==> job 7480: inputs <==
==> flow/design.v (excerpt) <==
module top_module_d11(
    i_clk,
    i_reset,
    i_start,
    i_load,
    i_enc_dec,
    i_pt1,
    i_pt2,
    i_key1,
    i_key2,
    i_r,
    o_ct1,
    o_ct2,
    o_done
);
input  i_start;
input  i_clk;
input  i_reset;
input  i_enc_dec;
input  i_load;
input  [191 : 0] i_r;
input  [63 : 0] i_pt1;
input  [63 : 0] i_pt2;
input  [127 : 0] i_key1;
input  [127 : 0] i_key2;
output wire [63 : 0] o_ct1;
output wire [63 : 0] o_ct2;
output wire o_done;
parameter IDLE = 2'b0, ROUND_FW = 2'b10, ROUND_BW = 2'b11, HALT = 2'b01;
reg [3 : 0] rnd_cnt;
reg [3 : 0] rnd_next;
reg  subrnd_cnt;
reg  subrnd_next;
reg [1 : 0] state;
reg [1 : 0] next_state;
reg done_reg;
reg done_next;
reg sel1, sel2, sel3, sel4;
reg [3 : 0] rc_sel;
wire rk_sel;
wire [3 : 0] rc_in_xor;
reg enc_dec_reg;
reg enc_dec_next;
wire  [63:0] RCarray [15 : 0];
reg [63 : 0] RC_in;
assign  RCarray[0]  =  64'h0;
assign  RCarray[1]  =  64'h0;
assign  RCarray[2]  =  64'h0;
assign  RCarray[3]  =  64'h13198a2e03707344;
assign  RCarray[4]  =  64'ha4093822299f31d0;
assign  RCarray[5]  =  64'h082efa98ec4e6c89;
assign  RCarray[6]  =  64'h452821e638d01377;
assign  RCarray[7]  =  64'hbe5466cf34e90c6c;
assign  RCarray[8]  =  64'h7ef84f78fd955cb1;
assign  RCarray[9]  =  64'h85840851f1ac43aa;
assign  RCarray[10] =  64'hc882d32f25323c54;
assign  RCarray[11] =  64'h64a51195e0e3610d;
assign  RCarray[12] =  64'hd3b5a399ca0c2399;
assign  RCarray[13] =  64'hc0ac29b7c97c50dd;
assign  RCarray[14]  =  64'h0;
assign  RCarray[15]  =  64'h0;
always @(rc_sel or RCarray[12] or RCarray[13] or RCarray[2] or
         RCarray[3] or RCarray[4] or RCarray[5] or RCarray[6] or 
         RCarray[7] or RCarray[8] or RCarray[9] or RCarray[10] or 
  ...
==> flow/config.mk <==
export PLATFORM = sky130hd
export DESIGN_NAME = top_module_d11
export DESIGN_NICKNAME = top_module_d11
export VERILOG_FILES = /design/flow/design.v
export SDC_FILE = /design/flow/constraint.sdc
export NUM_CORES = 4
export LEC_CHECK = 0
export ABC_AREA = 0
export CAP_MARGIN = 25
export CELL_PAD_IN_SITES_GLOBAL_PLACEMENT = 3
export CORE_ASPECT_RATIO = 1.46
export CORE_MARGIN = 2
export CORE_UTILIZATION = 72
export CTS_CLUSTER_DIAMETER = 134
export CTS_CLUSTER_SIZE = 14
export HOLD_SLACK_MARGIN = 0.01
export PLACE_DENSITY_LB_ADDON = 0.0
export SLEW_MARGIN = 25
==> flow/constraint.sdc <==
create_clock -name core_clock -period 2.4 [get_ports {i_clk}]
set_input_delay 0.4800 -clock core_clock [delete_from_list [all_inputs] [get_ports {i_clk}]]
set_output_delay 0.4800 -clock core_clock [all_outputs]
set_load 0.01 [all_outputs]
run.sh (not shown) runs the stock make flow with config.mk's settings and CLKGATE_MAP_FILE=.
==> inputs of job 2449, as changes to job 7480 <==
==> flow/config.mk (replaced) <==
export PLATFORM = sky130hd
export DESIGN_NAME = top_module_d11
export DESIGN_NICKNAME = top_module_d11
export VERILOG_FILES = /design/flow/design.v
export SDC_FILE = /design/flow/constraint.sdc
export NUM_CORES = 4
export LEC_CHECK = 0
export ABC_AREA = 1
export CAP_MARGIN = 25
export CELL_PAD_IN_SITES_GLOBAL_PLACEMENT = 3
export CORE_ASPECT_RATIO = 0.89
export CORE_MARGIN = 8
export CORE_UTILIZATION = 30
export CTS_CLUSTER_DIAMETER = 134
export HOLD_SLACK_MARGIN = 0.01
export PLACE_DENSITY = 0.95
export SLEW_MARGIN = 25
==> flow/constraint.sdc (replaced) <==
create_clock -name core_clock -period 3.51 [get_ports {i_clk}]
set_input_delay 0.7020 -clock core_clock [delete_from_list [all_inputs] [get_ports {i_clk}]]
set_output_delay 0.7020 -clock core_clock [all_outputs]
set_load 0.01 [all_outputs]
==> impl_metrics.csv <==
group,metric,value,unit
run_status,status,"did not finish",
run_status,stop_stage,"global placement without I/O",
run_status,firstError,"[ERROR FLW-0024] Place density exceeds 1.0 (current PLACE_DENSITY_LB_ADDON =  0.0). Please check if the value of  PLACE_DENSITY_LB_ADDON is between 0 and 0.99.",
floorplanning,die-area,0.08233,mm^2
synth,floorplan.nets,6480,
synth,syn_area,0.05761,mm^2
synth,ys_sh_adder,1.086,%
floorplanning,row_count,125,
synth,yosysChipArea,0.05761,mm^2
synth,mux_share,9.319,%
synth,ys_top_logic_family,"XOR/XNOR gates",
synth,ys_sh_aoi,9.002,%
synth,synthTopCellsByArea,"xnor2_1 (20%), edfxtp_1 (20%), dfxtp_1 (18%), xor2_1 (8.7%), mux2i_1 (8.2%)",
synth,synthTopCellsByCount,"xnor2_1 (1317), xor2_1 (573), nand2_1 (523)",
the above is filed under job 7480

==> impl_metrics.csv <==
group,metric,value,unit
floorplanning,die-area,0.2156,mm^2
run_status,status,"finished with violations",
run_status,violatedChecks,"setup timing",
final_timing,setup_violations,253,
synth,yosysChipArea,0.06029,mm^2
synth,syn_area,0.06029,mm^2
floorplanning,row_count,155,
synth,ys_sh_aoi,8.988,%
final_timing,fin_ws,-1.027,ns
the above is filed under job 2449


========
==> inputs of job 8263 <==
top_module_d11 again, from the RTL that the note above started with.
Settings: LEC_CHECK=0, ABC_AREA=1, CAP_MARGIN=20, CORE_MARGIN=2, CORE_UTILIZATION=72, CTS_CLUSTER_DIAMETER=371, CTS_CLUSTER_SIZE=99, PLACE_DENSITY=0.36, SETUP_SLACK_MARGIN=0.1, SLEW_MARGIN=20, TNS_END_PERCENT=5; clock period 3.57 ns.
==> inputs of job 3697, as changes to job 8263 <==
ABC_AREA = unset   (was 1)
CORE_UTILIZATION = 16   (was 72)
CTS_CLUSTER_DIAMETER = unset   (was 371)
CTS_CLUSTER_SIZE = unset   (was 99)
PLACE_DENSITY = unset   (was 0.36)
TNS_END_PERCENT = unset   (was 5)
==> flow/constraint.sdc (replaced) <==
create_clock -name core_clock -period 7.21 [get_ports {i_clk}]
set_input_delay 1.4420 -clock core_clock [delete_from_list [all_inputs] [get_ports {i_clk}]]
set_output_delay 1.4420 -clock core_clock [all_outputs]
set_load 0.01 [all_outputs]
==> inputs of job 4719, as changes to job 8263 <==
ABC_AREA = unset   (was 1)
CORE_UTILIZATION = 40   (was 72)
CTS_CLUSTER_DIAMETER = unset   (was 371)
CTS_CLUSTER_SIZE = unset   (was 99)
PLACE_DENSITY = unset   (was 0.36)
TNS_END_PERCENT = unset   (was 5)
==> flow/constraint.sdc (replaced) <==
create_clock -name core_clock -period 5.75 [get_ports {i_clk}]
set_input_delay 1.1500 -clock core_clock [delete_from_list [all_inputs] [get_ports {i_clk}]]
set_output_delay 1.1500 -clock core_clock [all_outputs]
set_load 0.01 [all_outputs]
==> inputs of job 3524, as changes to job 8263 <==
ABC_AREA = unset   (was 1)
CAP_MARGIN = 0   (was 20)
CORE_UTILIZATION = 66   (was 72)
CTS_CLUSTER_DIAMETER = unset   (was 371)
CTS_CLUSTER_SIZE = unset   (was 99)
MAX_ROUTING_LAYER = met4   (was unset)
PLACE_DENSITY = unset   (was 0.36)
SETUP_SLACK_MARGIN = unset   (was 0.1)
TNS_END_PERCENT = unset   (was 5)
==> flow/constraint.sdc (replaced) <==
create_clock -name core_clock -period 4.04 [get_ports {i_clk}]
set_input_delay 0.8080 -clock core_clock [delete_from_list [all_inputs] [get_ports {i_clk}]]
set_output_delay 0.8080 -clock core_clock [all_outputs]
set_load 0.01 [all_outputs]
==> Slide: Implementation Results <==
Implementation Results

Logic synthesis
  • Yosys adder share: about 1.1%
  • Simple-Gate Area Share: 8.60%
  • Distinct lib cells used: roughly 95

Clock tree
  • Setup repair bufs after CTS: 112
  • TritonCTS Buffers: 95

Run status
  • Exit stage: global routing
  • Status: aborted with a tool error
(the above is from job 3524)
==> Slide: Implementation Results <==
Synthesis and Place & Route Summary

Run status
  • Status: complete, no violations

Clock tree
  • Setup repair bufs after CTS: 0
  • TritonCTS Buffers: about 110

Global route
  • Largest net degree at the start of global routing: 111
  • Met3 Use GR: ~3.5%

Logic synthesis
  • Distinct lib cells used: about 95
  • Simple-Gate Area Share: 8.60%
  • Yosys adder share: around 1.1%
(the above is from job 3697)
==> Slide: Implementation Results <==
Implementation Results

Run status
  • Status: aborted with a tool error
  • Exit stage: global routing
  • Tool error: [ERROR GRT-0232] Routing congestion too high. Check the congestion heatmap in the GUI.

Logic synthesis
  • Distinct lib cells used: approximately 67
  • Yosys adder share: 0.822%
(the above is from job 8263)
==> Slide: Implementation Results <==
Synthesis and Place & Route Summary

Logic synthesis
  • Yosys adder share: 1.09%
  • Simple-Gate Area Share: 8.60%
  • Distinct lib cells used: approximately 95

Run status
  • Status: complete, no violations

Clock tree
  • Clk latency late pin: roughly 0.75 ns
  • TritonCTS Buffers: around 110
  • Setup repair bufs after CTS: 0
(the above is from job 4719)

========
==> run a <==
top_module_d11 again, from the RTL that the note above started with.
clock: 3.51 ns
lec_check: 0
abc_area: 0
cap_margin: 25
cell_pad_in_sites_detail_placement: 1
cell_pad_in_sites_global_placement: 3
core_aspect_ratio: 1.46
core_margin: 4
core_utilization: 30
cts_cluster_diameter: 132
hold_slack_margin: 0.02
min_routing_layer: met2
place_density: 0.35
setup_slack_margin: 0.66
slew_margin: 30
==> inputs of run b, as changes to run a <==
Settings changed: ABC_AREA 0 to 1, CELL_PAD_IN_SITES_DETAIL_PLACEMENT 1 to not set, CORE_MARGIN 4 to 8, CTS_CLUSTER_DIAMETER 132 to 134, HOLD_SLACK_MARGIN 0.02 to 0.01, MIN_ROUTING_LAYER met2 to not set, PLACE_DENSITY 0.35 to 0.95, SETUP_SLACK_MARGIN 0.66 to not set, SLEW_MARGIN 30 to 25, TNS_END_PERCENT set to 5.
==> inputs of run c, as changes to run a <==
Settings changed: CELL_PAD_IN_SITES_DETAIL_PLACEMENT 1 to not set, CELL_PAD_IN_SITES_GLOBAL_PLACEMENT 3 to 0, CORE_MARGIN 4 to 2, CORE_UTILIZATION 30 to 54, CTS_CLUSTER_DIAMETER 132 to 134, HOLD_SLACK_MARGIN 0.02 to 0.01, MIN_ROUTING_LAYER met2 to not set, PLACE_DENSITY 0.35 to not set, SETUP_SLACK_MARGIN 0.66 to not set, SLEW_MARGIN 30 to 25.
==> results <==
Most frequent cell on the critical path: run b sky130_fd_sc_hd__nand2_8; run c sky130_fd_sc_hd__buf_12; run a sky130_fd_sc_hd__buf_6
Non-Filler Cell Area, Final: run b 0.0860 mm²; run c 0.0847 mm²; run a 0.0926 mm²
Global routing met1 resource utilization: run b 31.6%; run c 48.7%; run a 0%
Starting utilization of the core area: run b 30.1%; run c 54.5%; run a 30.1%
R2r endpoint: run b IN_REG_INST1[50].in_reg1.state; run c IN_REG_INST2[13].in_reg2.state; run a IN_REG_INST1[48].in_reg1.state
Post-DR vias/cell: run b 4.94; run c 5.89; run a 6.72
Simple-Gate Fraction of Synth Area: run b 22.6%; run c 8.60%; run a 8.60%
Fmax achieved: run b 0.229 GHz; run c 0.238 GHz; run a 0.231 GHz
Critical register-to-register path startpoint: run b rnd_cnt[1]; run c rnd_cnt[3]; run a OUT_REG_INST_B3_S4[2].out_reg_b3_s4.state
Most popular library cell in the synthesized design by count: run b sky130_fd_sc_hd__nand2_1; run c sky130_fd_sc_hd__xnor2_1; run a sky130_fd_sc_hd__xnor2_1
Die Span X: run b 387 µm; run c 274 µm; run a 371 µm
Result of the run: run b complete, but fails checks; run c complete, but fails checks; run a complete, but fails checks
Reasons for failing layout checks: run b negative setup slack; run c negative setup slack; run a negative setup slack
Synth top area share: run b 19.1%; run c 20.0%; run a 20.0%
Number of buffers outside the clock class in the layout: run b 1836; run c 1890; run a 2292
Data arrival time of the worst path: run b 3.66 ns; run c 3.50 ns; run a 3.63 ns
Combinational share of cell area: run b 44.2%; run c 47.5%; run a 45.0%

========
==> inputs of run M <==
top_module_d11 again, from the RTL that the note above started with.
make LEC_CHECK=0 ABC_AREA=1 CAP_MARGIN=25 CELL_PAD_IN_SITES_DETAIL_PLACEMENT=2 CELL_PAD_IN_SITES_GLOBAL_PLACEMENT=3 CORE_ASPECT_RATIO=1.46 CORE_MARGIN=2 CORE_UTILIZATION=34 CTS_CLUSTER_DIAMETER=132 GPL_ROUTABILITY_DRIVEN=0 MAX_ROUTING_LAYER=met4 MIN_ROUTING_LAYER=met2 PLACE_DENSITY_LB_ADDON=0.24 SETUP_SLACK_MARGIN=0.66 SLEW_MARGIN=30 finish   # period 3.51 ns
==> inputs of run F, as changes to run M <==
CELL_PAD_IN_SITES_DETAIL_PLACEMENT = 1   (was 2)
CORE_MARGIN = 4   (was 2)
CORE_UTILIZATION = 30   (was 34)
GPL_ROUTABILITY_DRIVEN = not set   (was 0)
HOLD_SLACK_MARGIN = 0.02   (was not set)
MAX_ROUTING_LAYER = not set   (was met4)
PLACE_DENSITY = 0.35   (was not set)
PLACE_DENSITY_LB_ADDON = not set   (was 0.24)
SETUP_SLACK_MARGIN = not set   (was 0.66)
SLEW_MARGIN = 35   (was 30)
==> inputs of run K, as changes to run M <==
ABC_AREA = not set   (was 1)
CAP_MARGIN = 20   (was 25)
CELL_PAD_IN_SITES_DETAIL_PLACEMENT = not set   (was 2)
CELL_PAD_IN_SITES_GLOBAL_PLACEMENT = not set   (was 3)
CORE_ASPECT_RATIO = not set   (was 1.46)
CORE_UTILIZATION = 66   (was 34)
CTS_CLUSTER_DIAMETER = not set   (was 132)
GPL_ROUTABILITY_DRIVEN = not set   (was 0)
MIN_ROUTING_LAYER = not set   (was met2)
PLACE_DENSITY_LB_ADDON = not set   (was 0.24)
SETUP_SLACK_MARGIN = not set   (was 0.66)
SLEW_MARGIN = 20   (was 30)
==> flow/constraint.sdc (replaced) <==
create_clock -name core_clock -period 4.52 [get_ports {i_clk}]
set_input_delay 0.9040 -clock core_clock [delete_from_list [all_inputs] [get_ports {i_clk}]]
set_output_delay 0.9040 -clock core_clock [all_outputs]
set_load 0.01 [all_outputs]
==> comparison table <==
	run M	run F	run K
Share of final layout cell area taken by non-clock buffers	-	21.5%	13.9%
Worst-case headroom to the max-slew limit	-	23.8%	15.2%
Number of nets in the synthesized netlist	8,427	8,427	6,480
Non-Filler Instances	-	12,500	7,914
Endpoint of the worst register-to-register path	-	IN_REG_INST1[26].in_reg1.state	IN_REG_INST2[9].in_reg2.state
Outcome	aborted with a tool error	complete, but fails checks	complete, but fails checks
Last stage reached	5_1_grt	-	-
Layout check failures	-	negative setup slack	negative setup slack
Register area share after synthesis	36.6%	36.6%	38.3%
Final setup skew	-	75.0 ps	46.4 ps
Sequential portion of the cell area	-	24.7%	30.4%
Final non-filler cell area	-	89,400 µm²	72,700 µm²
Iteration-0 DRC count of the detailed router	-	17,500	7,994
Worst Setup End Kind	-	primary output	primary output
Yosys synthesis chip area	60,300 µm²	60,300 µm²	57,600 µm²
MI comb area	-	38,400 µm²	35,400 µm²
Number of buffers added by the clock tree synthesis step	103	104	95
Post-synthesis cell type with the largest instance count	nand2_1	nand2_1	xnor2_1
Number of buffers outside the clock class in the layout	-	2,108	1,061
Mean instance size in the synthesized netlist	7.72 µm²	7.72 µm²	9.83 µm²
Starting density of the core	34.3%	30.2%	66.5%
Launching element type of the critical path	-	flop	flop
R2R setup slack	-	-1100 ps	-70 ps
